Design Top_convolution, start of the top module:
module Top_convolution(
 input clk,
	input rst,
	input start,
	input en,
	input [12:0] addr,
	output [20:0] out,
	output [20:0] max_pl,
	output reg done,
	output pat_en,
	output [9:0] pat_addr,
	input [7:0] pat_dout,
	output img_en,
	output [17:0] img_addr,
	input [7:0] img_dout,
	output pc_en,
	output pc_we,
	output [9:0] pc_addr,
	output [10:0] pc_din,
	input [10:0] pc_dout,
	output ic_en,
	output ic_we,
	output [17:0] ic_addr,
	output [10:0] ic_din,
	input [10:0] ic_dout,
	output pl_en,
	output pl_we,
	output [12:0] pl_addr,
	output [20:0] pl_din,
	input [20:0] pl_dout
    );
	assign out = out_pl;
	reg [8:0] HT_SM, WT_SM;
	wire [8:0] ht_sm, wt_sm; 
	reg [8:0] HT_LG, WT_LG;
	wire [8:0] ht_lg, wt_lg;
	assign ht_sm = HT_SM;
	assign wt_sm = WT_SM;
	assign ht_lg = HT_LG;
	assign wt_lg = WT_LG;
	parameter [8:0] height_fil = 10, width_fil = 8, side_lap = 3, height_filpro = 8, width_filpro = 6,
  ...
Size: ~290 flip-flops, ~240 I/O pins, roughly 27000 um2 of cells after synthesis.
export LEC_CHECK = 0
export CAP_MARGIN = 20
export CORE_MARGIN = 2
export CORE_UTILIZATION = 40
export SLEW_MARGIN = 20
create_clock -name core_clock -period 10.0 [get_ports {clk}]
run.sh (not shown) runs the stock make flow with config.mk's settings and CLKGATE_MAP_FILE=.
The first run ran to the end with no violations.
Edit:
ABC_AREA = 1   (was not set)
CORE_UTILIZATION = 72   (was 40)
CTS_CLUSTER_DIAMETER = 378   (was not set)
CTS_CLUSTER_SIZE = 100   (was not set)
PLACE_DENSITY = 0.42   (was not set)
TNS_END_PERCENT = 5   (was not set)
clock period = 5.56 ns   (was 10.0 ns; I/O delays follow)
After rerunning: The changed run ended with an error in global routing (5_1_grt) with GRT-0232; synthesized cell count goes up by 23%; die size went down by 42%; synthesized area is higher by 3.5%.
Edit:
CAP_MARGIN = 30   (was 20)
CORE_UTILIZATION = 70   (was 72)
CTS_CLUSTER_DIAMETER = 60   (was 378)
CTS_CLUSTER_SIZE = not set   (was 100)
MAX_ROUTING_LAYER = met4   (was not set)
PLACE_DENSITY = not set   (was 0.42)
TNS_END_PERCENT = not set   (was 5)
clock period = 7.55 ns   (was 5.56 ns; I/O delays follow)
=>
- This time the run completed and failed the layout checks on setup timing
- synthesized cell count is unchanged
- die size is higher by a few percent
- synthesized area is unchanged
Edit:
ABC_AREA = not set   (was 1)
CORE_UTILIZATION = 72   (was 70)
CTS_CLUSTER_DIAMETER = not set   (was 60)
CTS_CLUSTER_SIZE = 53   (was not set)
MAX_ROUTING_LAYER = not set   (was met4)
PLACE_DENSITY_LB_ADDON = 0.27   (was not set)
clock period = 7.33 ns   (was 7.55 ns; I/O delays follow)
=>
- The new run finished with capacitance limit, slew limit, setup timing left
- utilization went up by 6.0 points
- power went down by a few percent
- via count went down by a few percent
- wire length went up by roughly a tenth
- global-route usage went down by 2.6 points
- clock-buffer cell count went down by 8
Edit:
ABC_AREA = 1   (was not set)
CAP_MARGIN = 20   (was 30)
CORE_UTILIZATION = 61   (was 72)
CTS_CLUSTER_SIZE = not set   (was 53)
PLACE_DENSITY_LB_ADDON = not set   (was 0.27)
clock period = 5.63 ns   (was 7.33 ns; I/O delays follow)
This time the run finished but failed the layout checks on setup timing.
Global-route usage fell by 3.6 points.
Routed wire length fell by roughly a tenth.
Setup slack is worse by 910 ps.
Core utilization fell by 12 points.
Flip-flop count does not change.
Power rose by well over a third.
Via count rose slightly.
Count of clock-buffer cells in the layout rose by 13.

========
Top_convolution again, from the RTL that the note above started with.
Settings: LEC_CHECK=0, ABC_AREA=1, CAP_MARGIN=40, CORE_ASPECT_RATIO=0.5, CORE_MARGIN=2, CORE_UTILIZATION=72, CTS_CLUSTER_DIAMETER=308, CTS_CLUSTER_SIZE=95, PLACE_DENSITY=0.83, SETUP_SLACK_MARGIN=0.8, SLEW_MARGIN=20; clock period 5.19 ns.
The baseline aborted during 5_1_grt (GRT-0116).
Next try:
==> flow/config.mk (replaced) <==
export PLATFORM = sky130hd
export DESIGN_NAME = Top_convolution
export DESIGN_NICKNAME = Top_convolution
export VERILOG_FILES = /design/flow/design.v
export SDC_FILE = /design/flow/constraint.sdc
export NUM_CORES = 4
export LEC_CHECK = 0
export CAP_MARGIN = 20
export CORE_MARGIN = 9
export CORE_UTILIZATION = 40
export SLEW_MARGIN = 20
export TNS_END_PERCENT = 75
==> flow/constraint.sdc (replaced) <==
create_clock -name core_clock -period 11.0 [get_ports {clk}]
set_input_delay 2.2000 -clock core_clock [delete_from_list [all_inputs] [get_ports {clk}]]
set_output_delay 2.2000 -clock core_clock [all_outputs]
set_load 0.01 [all_outputs]
What happened: The changed run passed the timing, DRC and antenna checks. Die size is higher by well over a third. Synthesized area drops by a few percent. Synthesized cell count falls by about a fifth.
Next try:
--- a/flow/config.mk
+++ b/flow/config.mk
@@ -7,6 +7,5 @@
 export LEC_CHECK = 0
 export CAP_MARGIN = 20
-export CORE_MARGIN = 9
-export CORE_UTILIZATION = 40
+export CORE_MARGIN = 2
+export CORE_UTILIZATION = 66
 export SLEW_MARGIN = 20
-export TNS_END_PERCENT = 75
==> flow/constraint.sdc (replaced) <==
create_clock -name core_clock -period 10.0 [get_ports {clk}]
set_input_delay 2.0000 -clock core_clock [delete_from_list [all_inputs] [get_ports {clk}]]
set_output_delay 2.0000 -clock core_clock [all_outputs]
set_load 0.01 [all_outputs]
After rerunning: The changed run finished clean. Final cell count came out lower by 8.4%. Routed wire length falls by 4.0%. Global-route usage grows by 14 points. Clock skew came out lower by 3.9 ps. Synthesized cell count is unchanged. First-iteration DRC count is higher by 46%. Power rises by 5.5%. Sequential share of layout area rises by 0.35 points. Die area falls by 45%. Design area drops by 1.6%.
Next try:
--- a/flow/config.mk
+++ b/flow/config.mk
@@ -8,4 +8,5 @@
 export CAP_MARGIN = 20
 export CORE_MARGIN = 2
-export CORE_UTILIZATION = 66
+export CORE_UTILIZATION = 61
+export CTS_CLUSTER_SIZE = 49
 export SLEW_MARGIN = 20
==> flow/constraint.sdc (replaced) <==
create_clock -name core_clock -period 7.25 [get_ports {clk}]
set_input_delay 1.4500 -clock core_clock [delete_from_list [all_inputs] [get_ports {clk}]]
set_output_delay 1.4500 -clock core_clock [all_outputs]
set_load 0.01 [all_outputs]
The changed run ran to the end with violations: setup timing.
Setup slack is worse by 1100 ps.
Cell count rises by 9.8%.
Power rises by 48%.
Synthesized area stays the same.
Routed wire length rises by 16%.
Sequential cell count does not change.
Core utilization rises by 3.8 points.
Critical path depth rises by 1.
First-iteration DRC count rises by 9.9%.
Via count rises by 7.4%.

========
run F:
Top_convolution again, from the RTL that the note above started with.
==> flow/config.mk <==
export PLATFORM = sky130hd
export DESIGN_NAME = Top_convolution
export DESIGN_NICKNAME = Top_convolution
export VERILOG_FILES = /design/flow/design.v
export SDC_FILE = /design/flow/constraint.sdc
export NUM_CORES = 4
export LEC_CHECK = 0
export ABC_AREA = 1
export CAP_MARGIN = 25
export CORE_ASPECT_RATIO = 1.34
export CORE_MARGIN = 2
export CORE_UTILIZATION = 72
export CTS_CLUSTER_DIAMETER = 55
export CTS_CLUSTER_SIZE = 17
export MAX_ROUTING_LAYER = met4
export MIN_ROUTING_LAYER = met1
export PLACE_DENSITY = 0.65
export SETUP_SLACK_MARGIN = 1.07
export SLEW_MARGIN = 40
export TNS_END_PERCENT = 5
==> flow/constraint.sdc <==
create_clock -name core_clock -period 4.88 [get_ports {clk}]
set_input_delay 0.9760 -clock core_clock [delete_from_list [all_inputs] [get_ports {clk}]]
set_output_delay 0.9760 -clock core_clock [all_outputs]
set_load 0.01 [all_outputs]
Status(run F) = ERROR, stage = global routing
Relative to run F, the following input files were edited for run Z:
- SLEW_MARGIN changed from 40 to 20
- CAP_MARGIN changed from 25 to 30
- MIN_ROUTING_LAYER removed (was met1)
- PLACE_DENSITY removed (was 0.65)
- TNS_END_PERCENT removed (was 5)
- ABC_AREA removed (was 1)
- SETUP_SLACK_MARGIN removed (was 1.07)
- CTS_CLUSTER_SIZE removed (was 17)
- CORE_UTILIZATION changed from 72 to 66
- CORE_ASPECT_RATIO removed (was 1.34)
- MAX_ROUTING_LAYER removed (was met4)
- CTS_CLUSTER_DIAMETER removed (was 55)
- the clock period (ns, I/O delays scaled along) changed from 4.88 to 7.33
[summary]
Every stage of run Z finished as expected; the final checks, on the other hand, flagged negative setup slack, which means the layout fails.
The number of distinct standard cells referenced by the synthesized netlist in run Z is 1.4 times that in run F.
The chip area in the Yosys report in run Z sits 930 sq um below the value recorded for run F.
The area of the die in run F is 0.950 times that in run Z.
Going from run F to run Z, the level count of the clock H-tree was found to have gone up by 1.
Sort run F and run Z by area after synthesis, descending, and run F comes first.
Run Z vs run F on synthesized cell count: run Z is the lower one.
[compare] base=run F new=run Z: count of instances resized after the clock tree is built saw a decrease; cell count in the Yosys report saw a decrease.
Diff run F -> run Z: core area climbed 0.0018 sq mm; cell area after placement -about 7%; number of rows in the core area dropped 10.

========
== run A ==
Top_convolution again, from the RTL that the note above started with.
make LEC_CHECK=0 ABC_AREA=1 CAP_MARGIN=40 CELL_PAD_IN_SITES_DETAIL_PLACEMENT=2 CELL_PAD_IN_SITES_GLOBAL_PLACEMENT=1 CORE_MARGIN=9 CORE_UTILIZATION=40 GPL_ROUTABILITY_DRIVEN=0 GPL_TIMING_DRIVEN=1 HOLD_SLACK_MARGIN=0.15 MAX_ROUTING_LAYER=met5 MIN_ROUTING_LAYER=met2 PLACE_DENSITY_LB_ADDON=0.15 SETUP_SLACK_MARGIN=2.18 SLEW_MARGIN=5 TNS_END_PERCENT=100 finish   # period 11.0 ns
No final results exist for run A, since it was stopped by error GRT-0232 during global routing (5_1_grt).
The following lists how run B was set up differently from run A:
- clearing ABC_AREA, which used to be 1
- swapping met5 for met4 in MAX_ROUTING_LAYER
- swapping 2.18 for -0.15 in SETUP_SLACK_MARGIN
- swapping 100 for 75 in TNS_END_PERCENT
- swapping 5 for 20 in SLEW_MARGIN
- clearing GPL_ROUTABILITY_DRIVEN, which used to be 0
- clearing PLACE_DENSITY_LB_ADDON, which used to be 0.15
- clearing MIN_ROUTING_LAYER, which used to be met2
- swapping 40 for 20 in CAP_MARGIN
- clearing CELL_PAD_IN_SITES_DETAIL_PLACEMENT, which used to be 2
- clearing GPL_TIMING_DRIVEN, which used to be 1
==> comparison <==
The remaining runs in run A and run B completed every stage, whereas run A halted early. Run A did not finish: a tool error stopped it during global routing (5_1_grt). Total cell area at the placement stage, run B and run A, higher one = run A. Comparing run B and run A, combined area of all synthesized cells is lower on run B. The cell count listed in synth_stat.txt in run A is 1.2 times that in run B. Cell row count ended up about 2% lower on run B than on run A. Mux contribution to synthesized area: higher on run B.
> inputs changed (run B -> run C)
- a change of CAP_MARGIN from 20 to 35
- a deleted CELL_PAD_IN_SITES_GLOBAL_PLACEMENT that had been 1
- a deleted HOLD_SLACK_MARGIN that had been 0.15
- a change of SETUP_SLACK_MARGIN from -0.15 to -0.97
- an added MIN_ROUTING_LAYER of met1
- an added CORE_ASPECT_RATIO of 1.52
- an added CTS_CLUSTER_SIZE of 50
- an added CELL_PAD_IN_SITES_DETAIL_PLACEMENT of 0
- a change of CORE_UTILIZATION from 40 to 25
- a change of TNS_END_PERCENT from 75 to 95
- a change of SLEW_MARGIN from 20 to 15
Results
- The lower register-to-register slack of run C and run B is in run C.
- Lower non-clock buffer count goes to run B over run C.
- The run with more setup slack is run C; run B has less.
- Run B ran to completion and came out clean on the timing, DRC and antenna checks.
- Run C | stages: all done | timing, DRC, antenna: all pass
No activity file was given, so power comes from the tool's default toggle rates.
